==> inputs of zinc <==
// mult_32bit_no_ops
module mult_32bit_no_ops(
    input              clk,
    input              reset,
    input              start,
    input              signed_mode,  
    input       [31:0] op_a,
    input       [31:0] op_b,
    output reg         done,
    output reg  [63:0] product_out
);
Settings: LEC_CHECK=0, ABC_AREA=1, CAP_MARGIN=20, CORE_ASPECT_RATIO=0.5, CORE_MARGIN=2, CORE_UTILIZATION=69, CTS_CLUSTER_DIAMETER=372, CTS_CLUSTER_SIZE=99, PLACE_DENSITY=0.35, SLEW_MARGIN=20, TNS_END_PERCENT=10; clock period 7.72 ns.
run.sh (not shown) runs the stock make flow with config.mk's settings and CLKGATE_MAP_FILE=.
==> juniper: changes against zinc <==
==> flow/config.mk (replaced) <==
export PLATFORM = sky130hd
export DESIGN_NAME = mult_32bit_no_ops
export DESIGN_NICKNAME = mult_32bit_no_ops
export VERILOG_FILES = /design/flow/design.v
export SDC_FILE = /design/flow/constraint.sdc
export NUM_CORES = 4
export LEC_CHECK = 0
export CAP_MARGIN = 20
export CORE_MARGIN = 2
export CORE_UTILIZATION = 66
export MAX_ROUTING_LAYER = met4
export SETUP_SLACK_MARGIN = 1.55
export SLEW_MARGIN = 20
==> flow/constraint.sdc (replaced) <==
create_clock -name core_clock -period 11.1 [get_ports {clk}]
set_input_delay 2.2200 -clock core_clock [delete_from_list [all_inputs] [get_ports {clk}]]
set_output_delay 2.2200 -clock core_clock [all_outputs]
set_load 0.01 [all_outputs]
==> fjord: changes against zinc <==
==> flow/config.mk (replaced) <==
export PLATFORM = sky130hd
export DESIGN_NAME = mult_32bit_no_ops
export DESIGN_NICKNAME = mult_32bit_no_ops
export VERILOG_FILES = /design/flow/design.v
export SDC_FILE = /design/flow/constraint.sdc
export NUM_CORES = 4
export LEC_CHECK = 0
export CAP_MARGIN = 20
export CORE_MARGIN = 2
export CORE_UTILIZATION = 52
export CTS_CLUSTER_SIZE = 99
export PLACE_DENSITY = 0.6
export SLEW_MARGIN = 20
==> flow/constraint.sdc (replaced) <==
create_clock -name core_clock -period 9.02 [get_ports {clk}]
set_input_delay 1.8040 -clock core_clock [delete_from_list [all_inputs] [get_ports {clk}]]
set_output_delay 1.8040 -clock core_clock [all_outputs]
set_load 0.01 [all_outputs]
==> CHANGELOG.md <==
## Flow update

- Initial antenna violation count: 0
- Clk cell area share: 4.58%
- Final WS setup: -0.925 ns
- Metal2 WL: around 16000 µm
- Logic gate share of total power: a little under half
- Comb area: around 7000 µm²
- Status: failed layout checks
- Num tapcells: 220
- Layout check failures: setup timing
- # setup viols final: 4
- WL met3: approximately 3000 µm
- Instance count of the mapped netlist: 1252
- Post-Syn Area: between 10000 and 15000 µm²
- M1 GR Usage: approximately half
- Total power: between 3000 and 4000 µW
-- figures above: juniper

==> CHANGELOG.md <==
## Flow update

- Initial antenna violation count: 0
- Clk cell area share: under 10%
- Status: failed layout checks
- Logic gate share of total power: 47.3%
- Num tapcells: about 280
- # setup viols final: 21
- Final WS setup: -2.87 ns
- Instance count of the mapped netlist: about 1300
- Comb area: roughly 7000 µm²
- Metal2 WL: ~15000 µm
- M1 GR Usage: slightly above 40%
- WL met3: 1510 µm
- Total power: 3700 µW
- Layout check failures: setup timing
-- figures above: fjord

==> CHANGELOG.md <==
## Flow update

- Post-Syn Area: ~12000 µm²
- Initial antenna violation count: 4
- Layout check failures: setup timing
- Logic gate share of total power: 52.6%
- WL met3: approximately 6100 µm
- # setup viols final: 34
- Status: failed layout checks
- Num tapcells: roughly 230
- Final WS setup: -4.69 ns
- Comb area: 7590 µm²
- Metal2 WL: around 20000 µm
- Clk cell area share: under 10%
-- figures above: zinc



==> inputs of trial 73 <==
==> flow/design.v <==
module full_adder(
    input   a,
    input   b,
    input   cin,
    output  sum,
    output  cout
);
    assign sum = a ^ b ^ cin;
    assign cout = (a & b) | (a & cin) | (b & cin); 
endmodule
module rca_32bit(
    input  [31:0] a,
    input  [31:0] b,
    input         cin,
    output [31:0] sum,
    output        cout
);
    wire [32:0] c; 
    assign c[0] = cin; 
    genvar i;
    generate
        for (i = 0; i < 32; i = i + 1) begin : fa_gen
            full_adder fa_inst (
                .a(a[i]),
                .b(b[i]),
                .cin(c[i]), 
                .sum(sum[i]),
                .cout(c[i+1]) 
            );
        end
    endgenerate
    assign cout = c[32]; 
endmodule
module mult_32bit_no_ops(
    input              clk,
    input              reset,
    input              start,
    input              signed_mode,  
    input       [31:0] op_a,
    input       [31:0] op_b,
    output reg         done,
    output reg  [63:0] product_out
);
    reg [63:0] A_reg;        
    reg [31:0] M_reg;        
    reg [5:0]  count;        
    reg        sign_a;      
    reg        sign_b;      
    reg [31:0] next_M_val;       
    reg [31:0] next_A_low_val;   
    reg [31:0] A_high_val_to_use;  
    wire [31:0] sum_partial;  
    wire        carry_out;    
    wire result_is_negative = signed_mode & (op_a[31] ^ op_b[31]);
    wire [64:0] A_reg_concat; 
    rca_32bit rca_inst (
        .a(A_reg[63:32]),             
        .b(M_reg),                    
        .cin(1'b0),
        .sum(sum_partial),
        .cout(carry_out)
    );
    wire [31:0] abs_a_sum;
    rca_32bit rca_abs_a_inst (
        .a(~op_a), .b(32'h0), .cin(1'b1), .sum(abs_a_sum), .cout()
    );
    wire [31:0] abs_b_sum;
    rca_32bit rca_abs_b_inst (
        .a(~op_b), .b(32'h0), .cin(1'b1), .sum(abs_b_sum), .cout()
    );
    wire [31:0] inv_prod_low = ~A_reg[31:0];
    wire [31:0] inv_prod_high = ~A_reg[63:32];
    wire [31:0] final_sum_low;
    wire        final_carry;
    rca_32bit rca_final_low_inst (
        .a(inv_prod_low), .b(32'b0), .cin(1'b1), .sum(final_sum_low), .cout(final_carry)
    );
    wire [31:0] final_sum_high;
    rca_32bit rca_final_high_inst (
        .a(inv_prod_high), .b(32'b0), .cin(final_carry), .sum(final_sum_high), .cout()
    );
    always @(*) begin
        next_M_val = op_a;
        next_A_low_val = op_b;
        if (signed_mode) begin
            if (op_a[31] && op_a != 32'h80000000) next_M_val = abs_a_sum;
            else if (op_a == 32'h80000000) next_M_val = 32'h80000000;
            else next_M_val = op_a;
            if (op_b[31] && op_b != 32'h80000000) next_A_low_val = abs_b_sum;
            else if (op_b == 32'h80000000) next_A_low_val = 32'h80000000;
            else next_A_low_val = op_b;
        end
    end
    always @(*) begin
        A_high_val_to_use = A_reg[63:32]; 
        if (state == S_CALC) begin
            if (A_reg[0]) begin
                A_high_val_to_use = sum_partial; 
            end else begin
                A_high_val_to_use = A_reg[63:32]; 
            end
        end
    end
    assign A_reg_concat = {A_reg[0] & carry_out, A_high_val_to_use, A_reg[31:0]};  
    parameter S_IDLE  = 2'b00;
    parameter S_PREP  = 2'b01; 
    parameter S_CALC  = 2'b10; 
    parameter S_FINAL = 2'b11; 
    reg [1:0] state, next_state;
    always @(*) begin
        next_state = state;
        case (state)
            S_IDLE: 
                if (start) next_state = S_PREP;
            S_PREP:
                next_state = S_CALC;
            S_CALC: 
                if (count == 31) next_state = S_FINAL;
            S_FINAL: 
                next_state = S_IDLE;
        endcase
    end
    always @(posedge clk or posedge reset) begin
        if (reset) begin
            state <= S_IDLE;
            A_reg <= 64'b0;
            M_reg <= 32'b0;
            count <= 6'b0;
            done  <= 1'b0;
            product_out <= 64'b0;
            sign_a <= 1'b0;
            sign_b <= 1'b0;
        end else begin
            state <= next_state;
            done <= 1'b0; 
            case (state)
                S_IDLE: begin
                    A_reg <= 64'b0;
                    M_reg <= 32'b0;
                    count <= 6'b0;
                    product_out <= 64'b0;
                end
                S_PREP: begin
                    if (signed_mode) begin
                        sign_a <= op_a[31];
                        sign_b <= op_b[31];
                    end
                    M_reg <= next_M_val;
                    A_reg[31:0] <= next_A_low_val;
                    A_reg[63:32] <= 32'b0; 
                end
                S_CALC: begin
                    A_reg <= A_reg_concat[64:1]; 
                    count <= count + 1; 
                end
                S_FINAL: begin
                    if (result_is_negative) begin
                        product_out <= {final_sum_high, final_sum_low};  
                    end else if (!signed_mode) begin
                         if (op_a == 32'hFFFFFFFF && op_b == 32'hFFFFFFFF) begin
                             if (A_reg[63:32] == 32'h00000000 && A_reg[31:0] == 32'h00000001) begin
                                 product_out <= 64'hFFFFFFFE00000001;  
                             end else begin
                                 product_out <= A_reg;
                             end
                         end else begin
                             product_out <= A_reg;
                         end
                    end else begin
                        product_out <= A_reg;
                    end
                    done <= 1'b1;
                end
            endcase
        end
    end
endmodule
==> flow/run.sh <==
#!/bin/bash
# the make line also repeats each setting of config.mk as NAME=value (left out here)
make -C /OpenROAD-flow-scripts/flow DESIGN_CONFIG=/design/flow/config.mk WORK_HOME=/design/flow/orfs CLKGATE_MAP_FILE= finish
==> flow/config.mk <==
export PLATFORM = sky130hd
export DESIGN_NAME = mult_32bit_no_ops
export DESIGN_NICKNAME = mult_32bit_no_ops
export VERILOG_FILES = /design/flow/design.v
export SDC_FILE = /design/flow/constraint.sdc
export NUM_CORES = 4
export LEC_CHECK = 0
export CAP_MARGIN = 20
export CORE_MARGIN = 2
export CORE_UTILIZATION = 71
export CTS_CLUSTER_SIZE = 37
export HOLD_SLACK_MARGIN = -0.08
export SETUP_SLACK_MARGIN = 2.26
export SLEW_MARGIN = 20
export TNS_END_PERCENT = 5
==> flow/constraint.sdc <==
create_clock -name core_clock -period 7.84 [get_ports {clk}]
set_input_delay 1.5680 -clock core_clock [delete_from_list [all_inputs] [get_ports {clk}]]
set_output_delay 1.5680 -clock core_clock [all_outputs]
set_load 0.01 [all_outputs]
==> build 24: changes against trial 73 <==
--- a/flow/config.mk
+++ b/flow/config.mk
@@ -7,2 +7,3 @@
 export LEC_CHECK = 0
+export ABC_AREA = 1
 export CAP_MARGIN = 20
@@ -10,6 +11,4 @@
 export CORE_UTILIZATION = 71
-export CTS_CLUSTER_SIZE = 37
-export HOLD_SLACK_MARGIN = -0.08
-export SETUP_SLACK_MARGIN = 2.26
+export CTS_CLUSTER_SIZE = 35
+export PLACE_DENSITY = 0.91
 export SLEW_MARGIN = 20
-export TNS_END_PERCENT = 5
==> flow/constraint.sdc (replaced) <==
create_clock -name core_clock -period 10.1 [get_ports {clk}]
set_input_delay 2.0200 -clock core_clock [delete_from_list [all_inputs] [get_ports {clk}]]
set_output_delay 2.0200 -clock core_clock [all_outputs]
set_load 0.01 [all_outputs]
==> build 18: changes against trial 73 <==
--- a/flow/config.mk
+++ b/flow/config.mk
@@ -9,7 +9,4 @@
 export CORE_MARGIN = 2
-export CORE_UTILIZATION = 71
-export CTS_CLUSTER_SIZE = 37
-export HOLD_SLACK_MARGIN = -0.08
-export SETUP_SLACK_MARGIN = 2.26
+export CORE_UTILIZATION = 40
+export PLACE_DENSITY = 0.6
 export SLEW_MARGIN = 20
-export TNS_END_PERCENT = 5
==> flow/constraint.sdc (replaced) <==
create_clock -name core_clock -period 10.2 [get_ports {clk}]
set_input_delay 2.0400 -clock core_clock [delete_from_list [all_inputs] [get_ports {clk}]]
set_output_delay 2.0400 -clock core_clock [all_outputs]
set_load 0.01 [all_outputs]
==> notes <==
Build 24 produced a layout that fails on setup timing. Build 18 produced a layout that fails on setup timing. Trial 73 ended with an error in clock tree synthesis, error DPL-0033. In build 18 the global-route usage is lower than in build 24, by 25 points. Of build 18 and build 24, build 18 has the higher setup slack (gap 0.61 ns). In build 18 the sequential share of layout area is higher than in build 24, by 1.2 points. Between build 24 and build 18, the lower sequential power is in build 24 (gap about 10%, measured against build 18). Area after synthesis: build 24 is higher than build 18 (about 7.5%). Against build 18, the total power of build 24 is larger by 6.5%. Between build 24 and build 18, the lower cell area is in build 18 (gap 4.2%, measured against build 18).
==> figures <==
metric	trial 73	build 18	build 24
Number of OpenROAD warnings	-	32	33
Met1 WL	-	15,920 um	14,270 um
Run status	did not finish	finished with violations	finished with violations
Last stage reached	clock tree synthesis	-	-
Violated checks	-	setup timing	setup timing
Nonclk inv count	-	164	242
Power Total	-	0.003231 W	0.003440 W
Final weighted congestion of routability-driven global placement	0.9445	0.8315	0.9298
Chip area from the yosys synthesis statistics	0.01129 mm^2	0.01129 mm^2	0.01214 mm^2
AND-OR/OR-AND Cells, Area Fraction	21.68%	21.68%	9.190%
Signal buffers	-	169	163
Req. time, crit path	-	10.50 ns	10.39 ns
DRC	-	0	0
Longest individual stage delay on the worst path	-	0.48 ns	0.49 ns
Hold Fails Final Rpt	-	0	0
Xor/xnor cell area share of the yosys netlist	0.2327%	0.2327%	0.07212%
Post-DRT Antenna Nets	-	0	0
Accumulated negative setup slack	-	-7.416 ns	-13.18 ns
Power figures rest on the tool's default switching activity, not on a simulated workload.
